## run 1
Design alu_top, start of the top module:
module alu_top (
    input             clk,
    input      [15:0] a,
    input      [15:0] b,
    input      [2:0]  opcode,
    input             mode,
    output reg [15:0] result,
    output reg        za,
    output reg        zb,
    output reg        eq,
    output reg        gt,
    output reg        lt
);
Size: roughly 2200 cells after synthesis, about 57 flip-flops, ~58 I/O pins.
clock: 28.4 ns
lec_check: 0
cap_margin: 20
core_margin: 2
core_utilization: 69
cts_cluster_diameter: 26
setup_slack_margin: 4.27
slew_margin: 20
tns_end_percent: 5
run.sh (not shown) runs the stock make flow with config.mk's settings and CLKGATE_MAP_FILE=.
Run 1 got as far as 5_1_grt, where a tool error ended the run.
Changes in run 2 relative to run 1:
- removing CTS_CLUSTER_DIAMETER (formerly 26)
- changing CORE_UTILIZATION from 69 to 40
- removing SETUP_SLACK_MARGIN (formerly 4.27)
- removing TNS_END_PERCENT (formerly 5)
- changing the clock period (ns, I/O delays scaled along) from 28.4 to 45.0
==> comparison <==
- Vertical die size (run 2 / run 1): 1.3
- The remaining runs in run 1 and run 2 completed every stage, whereas run 1 halted early.
- No final results exist for run 1, since it was stopped by error GRT-0232 during 5_1_grt.
- Run 2 has die size above what run 1 had.
- Compared with run 1, run 2 shows width of the die that has gone up by more than a quarter.
- Synthesized cell count came out exactly the same in run 1 and run 2.
- On post-place setup slack, run 2 does better than run 1.
What run 3 does differently from run 2 at the input level:
- putting CTS_CLUSTER_SIZE at 98 where nothing was set
- putting GPL_ROUTABILITY_DRIVEN at 0 where nothing was set
- putting TNS_END_PERCENT at 5 where nothing was set
- putting PLACE_DENSITY_LB_ADDON at 0.1 where nothing was set
- putting ABC_AREA at 1 where nothing was set
- swapping 40 for 26 in CORE_UTILIZATION
- putting CTS_CLUSTER_DIAMETER at 190 where nothing was set
Results
Compared with run 2, run 3 shows static power due to leakage higher by 15%.
Compared with run 2, in run 3 power per standard cell area shows a reduction of 7.5 mW/mm^2, synthesized cell count grew by 6.0%.
Sequential share of layout area essentially unchanged between run 3 and run 2.
Per the comparison of run 3 with run 2, first-pass GRT wire length went down 2.0%, switching component of the power went down 18%.
### run 3 -> run 4
- removing CTS_CLUSTER_DIAMETER (formerly 190)
- removing PLACE_DENSITY_LB_ADDON (formerly 0.1)
- changing CORE_UTILIZATION from 26 to 65
- removing GPL_ROUTABILITY_DRIVEN (formerly 0)
- removing ABC_AREA (formerly 1)
- removing CTS_CLUSTER_SIZE (formerly 98)
- changing the clock period (ns, I/O delays scaled along) from 45.0 to 24.0
--- outcome ---
- Run 4 | ERROR | 5_1_grt
- Pre-CTS setup slack (lower): run 4
- Note that the synthesized cell count recorded for run 3 amounts to 1.06 times the value seen in run 4.
- Relative to run 3, the standard-cell row count measured on run 4 has decreased by more than a quarter.
- Chip area, run 4 and run 3: smaller value in run 4
- Portion of netlist area occupied by mux cells: run 4 > run 3
- Diff run 3 -> run 4: synthesis area per yosys now sits higher; cell resize tally after clock tree synthesis increased by 90 relative to the old numbers.
- Compared with run 3, run 4 shows total setup buffers inserted after CTS higher by 48.
- Measured against run 3, the unique cell type count in the Yosys netlist of run 4 comes out at 1.4 times the reference value.
Inputs modified between run 4 and run 5:
- the clock period (ns, I/O delays scaled along) now 27.6, was 24.0
- Synthesized cell count: run 5 vs run 4 identical
- Comparing run 5 against run 4, there is no change at all in area after synthesis.
- Taking run 4 as the reference, in run 5 and-or/or-and share of the synthesized area now sits at about the same level, post-synthesis register bit count now sits at about the same level, estimated wirelength of the detail-placed design dropped about 12%, post-placement cell count shrank by 315.
- Ran to the end and failed final checks on setup timing: run 5.
- Changes observed in run 5 relative to run 4: async set or reset register ratio after synthesis essentially unchanged, cell area after placement decreased 13%, post-placement setup slack increased 1970 ps, quantity of gates resized following cts decreased 56%.

---

alu_top again, from the RTL that the note above started with.
Design alu_top, start of the top module:
module alu_top (
    input             clk,
    input      [15:0] a,
    input      [15:0] b,
    input      [2:0]  opcode,
    input             mode,
    output reg [15:0] result,
    output reg        za,
    output reg        zb,
    output reg        eq,
    output reg        gt,
    output reg        lt
);
==> flow/config.mk <==
export PLATFORM = sky130hd
export DESIGN_NAME = alu_top
export DESIGN_NICKNAME = alu_top
export VERILOG_FILES = /design/flow/design.v
export SDC_FILE = /design/flow/constraint.sdc
export NUM_CORES = 4
export LEC_CHECK = 0
export ABC_AREA = 1
export CAP_MARGIN = 20
export CORE_MARGIN = 2
export CORE_UTILIZATION = 72
export CTS_CLUSTER_DIAMETER = 133
export CTS_CLUSTER_SIZE = 51
export PLACE_DENSITY_LB_ADDON = 0.06
export SLEW_MARGIN = 20
==> flow/constraint.sdc <==
create_clock -name core_clock -period 10.9 [get_ports {clk}]
set_input_delay 2.1800 -clock core_clock [delete_from_list [all_inputs] [get_ports {clk}]]
set_output_delay 2.1800 -clock core_clock [all_outputs]
set_load 0.01 [all_outputs]
The first run stopped in 4_1_cts.
Then changed:
--- a/flow/config.mk
+++ b/flow/config.mk
@@ -10,6 +10,7 @@
 export CORE_MARGIN = 2
 export CORE_UTILIZATION = 72
-export CTS_CLUSTER_DIAMETER = 133
-export CTS_CLUSTER_SIZE = 51
-export PLACE_DENSITY_LB_ADDON = 0.06
+export CTS_CLUSTER_DIAMETER = 371
+export CTS_CLUSTER_SIZE = 14
+export PLACE_DENSITY_LB_ADDON = 0.08
+export SETUP_SLACK_MARGIN = 1.68
 export SLEW_MARGIN = 20
==> flow/constraint.sdc (replaced) <==
create_clock -name core_clock -period 5.97 [get_ports {clk}]
set_input_delay 1.1940 -clock core_clock [delete_from_list [all_inputs] [get_ports {clk}]]
set_output_delay 1.1940 -clock core_clock [all_outputs]
set_load 0.01 [all_outputs]
What happened: The new run ended with an error in 4_1_cts with DPL-0038; synthesized cell count does not change; die area does not change; area after synthesis does not change.
Then changed:
--- a/flow/config.mk
+++ b/flow/config.mk
@@ -12,5 +12,7 @@
 export CTS_CLUSTER_DIAMETER = 371
 export CTS_CLUSTER_SIZE = 14
+export GPL_TIMING_DRIVEN = 0
 export PLACE_DENSITY_LB_ADDON = 0.08
 export SETUP_SLACK_MARGIN = 1.68
 export SLEW_MARGIN = 20
+export TNS_END_PERCENT = 35
Effect:
- Now the flow ended with an error in 5_1_grt (DPL-0038)
- die area stays the same
- synthesized cell count is unchanged
- area after synthesis does not change
Then changed:
==> flow/config.mk (replaced) <==
export PLATFORM = sky130hd
export DESIGN_NAME = alu_top
export DESIGN_NICKNAME = alu_top
export VERILOG_FILES = /design/flow/design.v
export SDC_FILE = /design/flow/constraint.sdc
export NUM_CORES = 4
export LEC_CHECK = 0
export CAP_MARGIN = 20
export CORE_MARGIN = 2
export CORE_UTILIZATION = 33
export SLEW_MARGIN = 20
==> flow/constraint.sdc (replaced) <==
create_clock -name core_clock -period 37.1 [get_ports {clk}]
set_input_delay 7.4200 -clock core_clock [delete_from_list [all_inputs] [get_ports {clk}]]
set_output_delay 7.4200 -clock core_clock [all_outputs]
set_load 0.01 [all_outputs]
With this change the flow completed without violations.
Area after synthesis increases by a few percent.
Synthesized cell count decreases by a few percent.
Die area grows by well over a third.

---

alu_top again, from the RTL that the note above started with.
==> flow/config.mk <==
export PLATFORM = sky130hd
export DESIGN_NAME = alu_top
export DESIGN_NICKNAME = alu_top
export VERILOG_FILES = /design/flow/design.v
export SDC_FILE = /design/flow/constraint.sdc
export NUM_CORES = 4
export LEC_CHECK = 0
export ABC_AREA = 1
export CAP_MARGIN = 20
export CORE_MARGIN = 2
export CORE_UTILIZATION = 68
export CTS_CLUSTER_DIAMETER = 52
export HOLD_SLACK_MARGIN = -0.1
export MAX_ROUTING_LAYER = met4
export SETUP_SLACK_MARGIN = 4.4
export SLEW_MARGIN = 20
export TNS_END_PERCENT = 30
==> flow/constraint.sdc <==
create_clock -name core_clock -period 27.8 [get_ports {clk}]
set_input_delay 5.5600 -clock core_clock [delete_from_list [all_inputs] [get_ports {clk}]]
set_output_delay 5.5600 -clock core_clock [all_outputs]
set_load 0.01 [all_outputs]
The first run failed in global routing.
Rerun with:
- ABC_AREA: 1 -> not set
- CORE_UTILIZATION: 68 -> 40
- CTS_CLUSTER_DIAMETER: 52 -> not set
- HOLD_SLACK_MARGIN: -0.1 -> not set
- MAX_ROUTING_LAYER: met4 -> not set
- SETUP_SLACK_MARGIN: 4.4 -> not set
- TNS_END_PERCENT: 30 -> not set
- clock period: 27.8 -> 37.1 ns (I/O delays scaled with it)
- The new run went through all stages and came out clean
- die size climbs by well over a third
- synthesized area climbs by a few percent
- synthesized cell count drops by a few percent
Rerun with:
- CORE_UTILIZATION: 40 -> 65
- TNS_END_PERCENT: not set -> 5
- clock period: 37.1 -> 27.5 ns (I/O delays scaled with it)
Now the flow finished with negative setup slack left. Power is higher by 62%. Clock power came out higher by 69%. Count of clock-buffer cells in the layout stays the same. Area after synthesis stays the same.
Rerun with:
- CORE_UTILIZATION: 65 -> 67
- CTS_CLUSTER_DIAMETER: not set -> 55
- MAX_ROUTING_LAYER: not set -> met4
The changed run never finished: it broke off in global routing with GRT-0232; synthesized cell count is unchanged; synthesized area stays the same; die size went down by a few percent.
Rerun with:
- ABC_AREA: not set -> 1
- CORE_UTILIZATION: 67 -> 72
- CTS_CLUSTER_DIAMETER: 55 -> not set
- MAX_ROUTING_LAYER: met4 -> not set
- PLACE_DENSITY_LB_ADDON: not set -> 0.08
- TNS_END_PERCENT: 5 -> not set
- clock period: 27.5 -> 5.97 ns (I/O delays scaled with it)
This time the run never finished: it broke off in clock tree synthesis.
Synthesized cell count rose by about 6%.
Synthesized area fell by about 3.6%.
Die size falls by about 10%.
Rerun with:
- ABC_AREA: 1 -> not set
- MAX_ROUTING_LAYER: not set -> met4
- PLACE_DENSITY_LB_ADDON: 0.08 -> 0.01
- TNS_END_PERCENT: not set -> 5
- clock period: 5.97 -> 27.6 ns (I/O delays scaled with it)
=>
- This time the run never finished: it broke off in global routing, error GRT-0232
- synthesized cell count came out lower by about 5.6%
- area after synthesis rose by 3.7%
- die area climbs by 3.6%
Power figures rest on the tool's default switching activity, not on a simulated workload.
